==> trial 20: inputs <==
Design comparator_latch, start of the top module:
module comparator_latch #
(
  parameter n_to_response_time = -1038,
  parameter p_to_response_time = -1020,
  parameter const_response_time = 1285,
  parameter n_to_tau = -1248,
  parameter p_to_tau = 1037,
  parameter const_tau = 1042,
  parameter n_to_response_time_lh = -1752,
  parameter p_to_response_time_lh = -1006,
  parameter const_response_time_lh = 1185,
  parameter n_to_tau_lh = 1131,
  parameter p_to_tau_lh = -1115,
  parameter const_tau_lh = 1529
)
(
  input clk,
  input reset,
  input sys_clk,
  input [15-1:0] n,
  input [15-1:0] p,
  output [35-1:0] out
);
make LEC_CHECK=0 ABC_AREA=1 CAP_MARGIN=20 CORE_MARGIN=2 CORE_UTILIZATION=72 CTS_CLUSTER_DIAMETER=272 CTS_CLUSTER_SIZE=96 PLACE_DENSITY=0.38 SLEW_MARGIN=20 finish   # period 13.4 ns
run.sh (not shown) runs the stock make flow with config.mk's settings and CLKGATE_MAP_FILE=.
==> trial 33 (differences from trial 20) <==
Settings changed: CTS_CLUSTER_DIAMETER 272 to 330, CTS_CLUSTER_SIZE 96 to 100, SETUP_SLACK_MARGIN set to 1.81, TNS_END_PERCENT set to 15.
==> flow/constraint.sdc (replaced) <==
create_clock -name core_clock -period 18.6 [get_ports {clk}]
set_input_delay 3.7200 -clock core_clock [delete_from_list [all_inputs] [get_ports {clk}]]
set_output_delay 3.7200 -clock core_clock [all_outputs]
set_load 0.01 [all_outputs]
==> comparison <==
Trial 33 finished but failed the layout checks on negative setup slack. Trial 20 ended with an error in global routing on GRT-0232.
Synthesized cell count is the same in trial 33 and trial 20.
In synthesized area, trial 20 and trial 33 do not differ.
In die area, trial 20 and trial 33 do not differ.

==> 05-28 <==
Starting RTL as in the previous note.
Settings: LEC_CHECK=0, ABC_AREA=0, CAP_MARGIN=20, CORE_MARGIN=7, CORE_UTILIZATION=47, MAX_ROUTING_LAYER=met5, PLACE_DENSITY_LB_ADDON=0.17, SETUP_SLACK_MARGIN=-2.0, SLEW_MARGIN=25, TNS_END_PERCENT=45; clock period 30.0 ns.
==> 04-14: changes against 05-28 <==
ABC_AREA = 1   (was 0)
CELL_PAD_IN_SITES_DETAIL_PLACEMENT = 1   (was default)
CORE_MARGIN = 2   (was 7)
CORE_UTILIZATION = 40   (was 47)
HOLD_SLACK_MARGIN = 0.09   (was default)
MAX_ROUTING_LAYER = default   (was met5)
MIN_ROUTING_LAYER = met2   (was default)
PLACE_DENSITY_LB_ADDON = default   (was 0.17)
SETUP_SLACK_MARGIN = default   (was -2.0)
SLEW_MARGIN = 20   (was 25)
TNS_END_PERCENT = default   (was 45)
==> flow/constraint.sdc (replaced) <==
create_clock -name core_clock -period 38.1 [get_ports {clk}]
set_input_delay 7.6200 -clock core_clock [delete_from_list [all_inputs] [get_ports {clk}]]
set_output_delay 7.6200 -clock core_clock [all_outputs]
set_load 0.01 [all_outputs]
==> summary of the runs <==
- Between 04-14 and 05-28, the lower design area is in 05-28 (gap about 6%, measured against 05-28).
- Against 04-14, the hold slack of 05-28 is higher by 0.040 ns.
- Critical path depth: 04-14 is lower than 05-28 (4).
- Between 05-28 and 04-14, the lower synthesized area is in 05-28 (gap 5.5%, measured against 04-14).
- In 05-28 the non-clock buffer count is higher than in 04-14, by 13.
- The first-iteration DRC count of 04-14 is 7.4 times that of 05-28.
- In clock-buffer cell count, 05-28 and 04-14 do not differ.
- Global-route usage: 04-14 is higher than 05-28 (15 points).
==> figures <==
| item | 04-14 | 05-28 |
|---|---|---|
| Post-Synth Adder-Cell Area | 64.24% | 67.98% |
| Maximum number of pins on one net before global-route repair | 39 | 33 |
| Area growth from synthesis to layout | 5.464% | 4.908% |
| Average cell area after synthesis | 8.402 µm² | 9.467 µm² |
| Stages on worst setup path | 72 | 76 |
| Met3 wire len | 69.48 mm | 2.252 mm |
| Combinational Gates | 4,628 | 3,816 |
| Number of antenna violations at the first check in global routing | 12 | 8 |
| Aggregate global-route resource usage | 34.00% | 18.69% |
| And+or+nand+nor area frac | 10.00% | 4.407% |
| Total via count after detailed routing | 60,280 | 35,730 |
| Most Used Layer, Global Route | met3 | met2 |
| Inverters excl. clock | 2,141 | 1,842 |
| Die x size | 382.5 µm | 353.4 µm |
| Number of vias per cell | 6.843 | 4.889 |
| Placeable Area | 141,900 µm² | 114,300 µm² |
| Portion of the layout cell area used by non-clock buffers | 1.317% | 1.573% |
| Status | timing/DRC/antenna clean | timing/DRC/antenna clean |

==> inputs of 04-26 <==
comparator_latch again, from the RTL that the note above started with.
==> flow/config.mk <==
export PLATFORM = sky130hd
export DESIGN_NAME = comparator_latch
export DESIGN_NICKNAME = comparator_latch
export VERILOG_FILES = /design/flow/design.v
export SDC_FILE = /design/flow/constraint.sdc
export NUM_CORES = 4
export LEC_CHECK = 0
export CAP_MARGIN = 0
export CORE_MARGIN = 2
export CORE_UTILIZATION = 72
export CTS_CLUSTER_DIAMETER = 370
export CTS_CLUSTER_SIZE = 64
export PLACE_DENSITY_LB_ADDON = 0.04
export SETUP_SLACK_MARGIN = 3.96
export SLEW_MARGIN = 20
==> flow/constraint.sdc <==
create_clock -name core_clock -period 13.9 [get_ports {clk}]
set_input_delay 2.7800 -clock core_clock [delete_from_list [all_inputs] [get_ports {clk}]]
set_output_delay 2.7800 -clock core_clock [all_outputs]
set_load 0.01 [all_outputs]
==> 06-15: changes against 04-26 <==
==> flow/config.mk (replaced) <==
export PLATFORM = sky130hd
export DESIGN_NAME = comparator_latch
export DESIGN_NICKNAME = comparator_latch
export VERILOG_FILES = /design/flow/design.v
export SDC_FILE = /design/flow/constraint.sdc
export NUM_CORES = 4
export LEC_CHECK = 0
export ABC_AREA = 1
export CAP_MARGIN = 20
export CORE_MARGIN = 2
export CORE_UTILIZATION = 72
export CTS_CLUSTER_DIAMETER = 211
export MAX_ROUTING_LAYER = met4
export PLACE_DENSITY_LB_ADDON = 0.01
export SETUP_SLACK_MARGIN = 2.13
export SLEW_MARGIN = 20
==> flow/constraint.sdc (replaced) <==
create_clock -name core_clock -period 19.0 [get_ports {clk}]
set_input_delay 3.8000 -clock core_clock [delete_from_list [all_inputs] [get_ports {clk}]]
set_output_delay 3.8000 -clock core_clock [all_outputs]
set_load 0.01 [all_outputs]
==> 04-24: changes against 04-26 <==
==> flow/config.mk (replaced) <==
export PLATFORM = sky130hd
export DESIGN_NAME = comparator_latch
export DESIGN_NICKNAME = comparator_latch
export VERILOG_FILES = /design/flow/design.v
export SDC_FILE = /design/flow/constraint.sdc
export NUM_CORES = 4
export LEC_CHECK = 0
export ABC_AREA = 1
export CAP_MARGIN = 20
export CORE_MARGIN = 2
export CORE_UTILIZATION = 71
export CTS_CLUSTER_DIAMETER = 344
export CTS_CLUSTER_SIZE = 17
export MAX_ROUTING_LAYER = met4
export SLEW_MARGIN = 20
==> flow/constraint.sdc (replaced) <==
create_clock -name core_clock -period 17.1 [get_ports {clk}]
set_input_delay 3.4200 -clock core_clock [delete_from_list [all_inputs] [get_ports {clk}]]
set_output_delay 3.4200 -clock core_clock [all_outputs]
set_load 0.01 [all_outputs]
==> qor summary <==
HPWL reported at the end of detailed placement: 04-24 156,400 µm; 06-15 144,800 µm; 04-26 131,300 µm
Starting DRT DRC Count: 04-24 -; 06-15 3,529; 04-26 3,470
XORs/XNORs by Area: 04-24 4.079%; 06-15 4.079%; 04-26 5.283%
Routed met1 length: 04-24 -; 06-15 61,540 µm; 04-26 61,600 µm
Largest type area fraction: 04-24 34.28%; 06-15 34.28%; 04-26 36.27%
Worst R2R Setup Slack: 04-24 -; 06-15 16.42 ns; 04-26 11.58 ns
Area growth from synthesis to layout: 04-24 -; 06-15 21.68%; 04-26 23.80%
Result of the run: 04-24 aborted with a tool error; 06-15 failed layout checks; 04-26 failed layout checks
Last stage reached: 04-24 global routing (5_1_grt); 06-15 -; 04-26 -
Reasons for failing layout checks: 04-24 -; 06-15 setup timing; 04-26 setup timing
Final weighted congestion in routability-driven placement: 04-24 0.9825; 06-15 1.013; 04-26 0.9717
Sequential share of cell area: 04-24 -; 06-15 0.7179%; 04-26 0.7467%
Final Hold Violation Tally: 04-24 -; 06-15 0; 04-26 0
Number of cells after detailed placement: 04-24 9,174; 06-15 8,757; 04-26 7,769

==> inputs of v28 <==
Starting RTL as in the previous note.
Settings: LEC_CHECK=0, ABC_AREA=1, CAP_MARGIN=20, CORE_MARGIN=2, CORE_UTILIZATION=71, CTS_CLUSTER_DIAMETER=272, CTS_CLUSTER_SIZE=96, PLACE_DENSITY=0.38, SETUP_SLACK_MARGIN=3.1, SLEW_MARGIN=20; clock period 13.3 ns.
==> v37: changes against v28 <==
CORE_UTILIZATION = 40   (was 71)
CTS_CLUSTER_DIAMETER = 31   (was 272)
CTS_CLUSTER_SIZE = 99   (was 96)
HOLD_SLACK_MARGIN = -0.1   (was unset)
PLACE_DENSITY = unset   (was 0.38)
SETUP_SLACK_MARGIN = -2.0   (was 3.1)
==> flow/constraint.sdc (replaced) <==
create_clock -name core_clock -period 26.0 [get_ports {clk}]
set_input_delay 5.2000 -clock core_clock [delete_from_list [all_inputs] [get_ports {clk}]]
set_output_delay 5.2000 -clock core_clock [all_outputs]
set_load 0.01 [all_outputs]
==> comparison <==
v37 completed with no timing, DRC or antenna violations. v28 did not get past global routing (5_1_grt).
In area after synthesis, v28 and v37 do not differ.
In synthesized cell count, v28 and v37 do not differ.
Die size: v37 is higher than v28 (about 80%).
==> figures <==
metric	v37	v28
Run status	timing/DRC/antenna clean	stopped before the end
Last stage reached	-	global routing (5_1_grt)
Area of the die	146,000 um2	83,000 um2
Floorplan core density	40.4%	71.5%
Routability cong.	0.922	0.998
Placed insts	8,773	9,210
Buffer count from post-CTS setup fixing	0	72
Row count	138	104
Post-synth top area cell	sky130_fd_sc_hd__fa_1	sky130_fd_sc_hd__fa_1
Floorplan die height	382 um	288 um
Width of the die	382 um	288 um
Post-synth area from yosys stat	57,300 um2	57,300 um2
Detailed placement HPWL	127 mm	158 mm
Most instantiated library cell after synthesis	sky130_fd_sc_hd__inv_1	sky130_fd_sc_hd__inv_1
Area of placed instances	60,200 um2	70,200 um2
Worst setup slack before clock tree synthesis	1350 ps	-5470 ps
Core area	142,000 um2	80,200 um2
Multiplexer area fraction after synthesis	0%	0%
PostCTS Resize Cnt	0	454
Boundary pin count	68	68
